==> flow/design.v (excerpt) <==
module mainModule(
		input clk, input reset,
		output [31:0] imem_addr, input [31:0] imem_data,
		output wb_alu_we, output [2:0] wb_alu_rd, output [31:0] wb_alu_data,
		output wb_mem_we, output [2:0] wb_mem_rd, output [7:0] wb_mem_data,
		output [3:0] flags
	);
Size: about 4400 cells after synthesis, ~620 flip-flops, ~0.034 mm2 of cells after synthesis.
export LEC_CHECK = 0
export ABC_AREA = 0
export CAP_MARGIN = 20
export CELL_PAD_IN_SITES_GLOBAL_PLACEMENT = 2
export CORE_ASPECT_RATIO = 1.07
export CORE_MARGIN = 2
export CORE_UTILIZATION = 34
export MIN_ROUTING_LAYER = met2
export SLEW_MARGIN = 20
create_clock -name core_clock -period 9.64 [get_ports {clk}]
run.sh (not shown) runs the stock make flow with config.mk's settings and CLKGATE_MAP_FILE=.
Then changed:
==> flow/config.mk (replaced) <==
export PLATFORM = sky130hd
export DESIGN_NAME = mainModule
export DESIGN_NICKNAME = mainModule
export VERILOG_FILES = /design/flow/design.v
export SDC_FILE = /design/flow/constraint.sdc
export NUM_CORES = 4
export LEC_CHECK = 0
export CAP_MARGIN = 20
export CORE_MARGIN = 2
export CORE_UTILIZATION = 40
export PLACE_DENSITY = 0.6
export SLEW_MARGIN = 20
==> flow/constraint.sdc (replaced) <==
create_clock -name core_clock -period 11.5 [get_ports {clk}]
set_input_delay 2.3000 -clock core_clock [delete_from_list [all_inputs] [get_ports {clk}]]
set_output_delay 2.3000 -clock core_clock [all_outputs]
set_load 0.01 [all_outputs]
=> Combinational power decreases by a quarter to a third. Worst setup slack improved by 1.9 ns. Global-route usage decreases by 18 points.
Then changed:
--- a/flow/config.mk
+++ b/flow/config.mk
@@ -11,2 +11,3 @@
 export PLACE_DENSITY = 0.6
+export SETUP_SLACK_MARGIN = 0.43
 export SLEW_MARGIN = 20
==> flow/constraint.sdc (replaced) <==
create_clock -name core_clock -period 8.25 [get_ports {clk}]
set_input_delay 1.6500 -clock core_clock [delete_from_list [all_inputs] [get_ports {clk}]]
set_output_delay 1.6500 -clock core_clock [all_outputs]
set_load 0.01 [all_outputs]
The new run ran to the end with no violations.
Clock-buffer cell count climbs by 2.
Power climbs by 41%.
Die size is unchanged.
Flip-flop count stays the same.
Worst setup slack degrades by 2.4 ns.


Starting RTL as in the previous note.
export LEC_CHECK = 0
export CAP_MARGIN = 35
export CELL_PAD_IN_SITES_DETAIL_PLACEMENT = 1
export CELL_PAD_IN_SITES_GLOBAL_PLACEMENT = 3
export CORE_ASPECT_RATIO = 1.07
export CORE_MARGIN = 2
export CORE_UTILIZATION = 67
export CTS_CLUSTER_DIAMETER = 245
export CTS_CLUSTER_SIZE = 19
export MIN_ROUTING_LAYER = met2
export PLACE_DENSITY = 0.64
export SLEW_MARGIN = 20
create_clock -name core_clock -period 10.2 [get_ports {clk}]
The first run stopped in 3_1_place_gp_skip_io with GPL-0301.
Change:
Settings changed: CAP_MARGIN 35 to 20, CELL_PAD_IN_SITES_DETAIL_PLACEMENT 1 to not set, CELL_PAD_IN_SITES_GLOBAL_PLACEMENT 3 to not set, CORE_ASPECT_RATIO 1.07 to not set, CORE_UTILIZATION 67 to 40, CTS_CLUSTER_DIAMETER 245 to not set, CTS_CLUSTER_SIZE 19 to not set, MIN_ROUTING_LAYER met2 to not set, PLACE_DENSITY 0.64 to 0.6.
Clock period 10.2 ns to 8.25 ns, I/O delays scaled along.
Result:
- The changed run finished clean
- die size rises by 66%
- synthesized cell count stays the same
- synthesized area does not change


mainModule again, from the RTL that the note above started with.
clock: 6.96 ns
lec_check: 0
cap_margin: 20
cell_pad_in_sites_global_placement: 0
core_margin: 2
core_utilization: 67
cts_cluster_diameter: 245
min_routing_layer: met1
place_density: 0.64
slew_margin: 20
Edit:
- CORE_UTILIZATION: 67 -> 70
- MAX_ROUTING_LAYER: not set -> met4
- clock period: 6.96 -> 4.82 ns (I/O delays scaled with it)
Result: With this change the flow ran to the end with violations: setup timing; synthesized cell count does not change; non-clock buffer count rose by 323; clock skew stays flat; core utilization goes up by 11 points; routed wire length is higher by 5.4%; cell area went up by 9.2%; clock power climbs by 50%; area after synthesis does not change.
Edit:
- CORE_UTILIZATION: 70 -> 53
- MAX_ROUTING_LAYER: met4 -> not set
- TNS_END_PERCENT: not set -> 15
- clock period: 4.82 -> 2.66 ns (I/O delays scaled with it)
The new run ran to the end with violations: setup timing.
Utilization shrinks by 16 points.
Clock power goes up by about 90%.
Setup slack loses 2200 ps.
Sequential share of layout area fell by 2.0 points.
Total power is higher by about 90%.
Edit:
- CORE_UTILIZATION: 53 -> 65
- PLACE_DENSITY: 0.64 -> not set
- clock period: 2.66 -> 3.34 ns (I/O delays scaled with it)
Result: The new run finished but failed the layout checks on setup timing; clock power falls by 20%; utilization rises by 12 points; wire length shrinks by 3.2%; clock skew drops by 8.8 ps; first-iteration DRC count increases by 20%; synthesized area does not change; flip-flop count does not change.
Edit:
- CELL_PAD_IN_SITES_GLOBAL_PLACEMENT: 0 -> not set
- CORE_UTILIZATION: 65 -> 60
- CTS_CLUSTER_DIAMETER: 245 -> not set
- MIN_ROUTING_LAYER: met1 -> not set
- PLACE_DENSITY: not set -> 0.6
- TNS_END_PERCENT: 15 -> not set
- clock period: 3.34 -> 6.5 ns (I/O delays scaled with it)
After rerunning:
- With this change the flow passed the timing, DRC and antenna checks
- cell area shrinks by 8.9%
- critical path depth shrinks by 7
- via count shrinks by 7.0%
Edit:
- CORE_UTILIZATION: 60 -> 40
- clock period: 6.5 -> 10.0 ns (I/O delays scaled with it)
=>
- The changed run completed with no timing, DRC or antenna violations
- die size rose by well over a third
- final area fell slightly
- sequential power fell by a quarter to a third
- clock skew rose by 19 ps
- global-route usage fell by 13 points
- sequential share of layout area rose by 0.34 points
- synthesized cell count does not change
- clock power fell by well over a third
- sequential cell count stays the same
- area after synthesis does not change
- critical path depth stays the same


mainModule again, from the RTL that the note above started with.
// mainModule
module mainModule(
		input clk, input reset,
		output [31:0] imem_addr, input [31:0] imem_data,
		output wb_alu_we, output [2:0] wb_alu_rd, output [31:0] wb_alu_data,
		output wb_mem_we, output [2:0] wb_mem_rd, output [7:0] wb_mem_data,
		output [3:0] flags
	);
	wire IF_flush, ID_flush, EX_flush; 
	wire pcWrite, p1_pipeline_regWrite;
	wire p2_pipeline_regWrite, p2_pipeline_stall;
	wire hu_pcWrite, hu_p1_regWrite, hu_stall;
	wire p3_pipeline_regWrite = 1'b1;
	wire [1:0]  f_mem_reg_rn_sel, f_alu_reg_rm_sel, f_alu_reg_rn_sel;	 
	wire [1:0] f_mem_reg_rd_sel;
	wire f_memStage_mem_rd_sel;
	wire [31:0] p2_pc_branchTarget, pc_jumpTarget; 
	wire [1:0] pcSrc;
	wire [15:0] p1_aluInstr, p1_memInstr;  
	wire [31:0] p1_pc_plus4;
	IFStage the_IFStage(
		clk, reset, p1_pipeline_regWrite, IF_flush, 
		pcWrite, 	p2_pc_branchTarget, pc_jumpTarget, 
		pcSrc,  
		p1_aluInstr, p1_memInstr, p1_pc_plus4,
		imem_addr, imem_data
	);
  ...
clock: 5.78 ns
lec_check: 0
cap_margin: 20
core_margin: 2
core_utilization: 72
place_density: 0.66
slew_margin: 20
The baseline completed and failed the layout checks on setup timing.
Rerun with:
CORE_UTILIZATION = 37   (was 72)
PLACE_DENSITY = 0.6   (was 0.66)
clock period = 11.1 ns   (was 5.78 ns; I/O delays follow)
The new run went through all stages and came out clean. Clock power goes down by well over a third. Non-clock buffer count decreases by 174. Clock-buffer cell count grows by 15. Wire length rises by a few percent. Utilization went down by 41 points. Die area went up by well over a third. Maximum frequency falls by a quarter to a third. Synthesized area stays the same. Via count came out lower by roughly a tenth. Setup slack gains 3100 ps. Clock skew came out higher by 24 ps.
Rerun with:
CORE_UTILIZATION = 70   (was 37)
CTS_CLUSTER_SIZE = 37   (was unset)
clock period = 5.0 ns   (was 11.1 ns; I/O delays follow)
- This time the run reached the layout checks and failed them: setup timing
- clock power went up by 100%
- cell count drops by 3.7%
- core utilization came out higher by 43 points
- synthesized cell count is unchanged
- global-route usage went up by 23 points
- non-clock buffer count rose by 369
- via count went up by 11%
- sequential cell count is unchanged
Rerun with:
CORE_UTILIZATION = 59   (was 70)
CTS_CLUSTER_SIZE = unset   (was 37)
PLACE_DENSITY = unset   (was 0.6)
clock period = 4.58 ns   (was 5.0 ns; I/O delays follow)
The changed run finished but failed the layout checks on setup timing; cell area rises by 1.8%; power increases by 10%; maximum frequency came out higher by 7.7%; via count is lower by 4.7%; synthesized area stays the same; utilization went down by 12 points.


Setup of before:
mainModule again, from the RTL that the note above started with.
clock: 5.61 ns
lec_check: 0
cap_margin: 20
core_margin: 2
core_utilization: 72
cts_cluster_diameter: 373
cts_cluster_size: 14
place_density_lb_addon: 0.08
setup_slack_margin: 0.5
slew_margin: 20
Final checks on before, whose flow otherwise completed, came back failing, citing setup timing.
The following lists how after was set up differently from before:
# before
export LEC_CHECK = 0
export CAP_MARGIN = 20
export CORE_MARGIN = 2
export CORE_UTILIZATION = 72
export CTS_CLUSTER_DIAMETER = 373
export CTS_CLUSTER_SIZE = 14
export PLACE_DENSITY_LB_ADDON = 0.08
export SETUP_SLACK_MARGIN = 0.5
export SLEW_MARGIN = 20
create_clock -name core_clock -period 5.61 [get_ports {clk}]
# after
export LEC_CHECK = 0
export CAP_MARGIN = 20
export CORE_MARGIN = 2
export CORE_UTILIZATION = 47
export PLACE_DENSITY = 0.6
export SLEW_MARGIN = 20
create_clock -name core_clock -period 8.25 [get_ports {clk}]
Results
after ended with every stage complete and zero timing, DRC or antenna violations. Per the comparison of after with before, effective utilization at floorplan shrank by 25 points; fraction of area in non-clock buffers has decreased; part of the total power dissipated in the clock network has increased. Of after and before, the run reporting the lower number of non-clock buffers was after. before has higher detail-routed net length per standard cell than after. after against before: per-cell via count in the routed design fell about 12%, portion of total power attributed to combinational logic decreased 6.4 points, core area +53%.
Power is estimated from default activity; no workload was simulated.
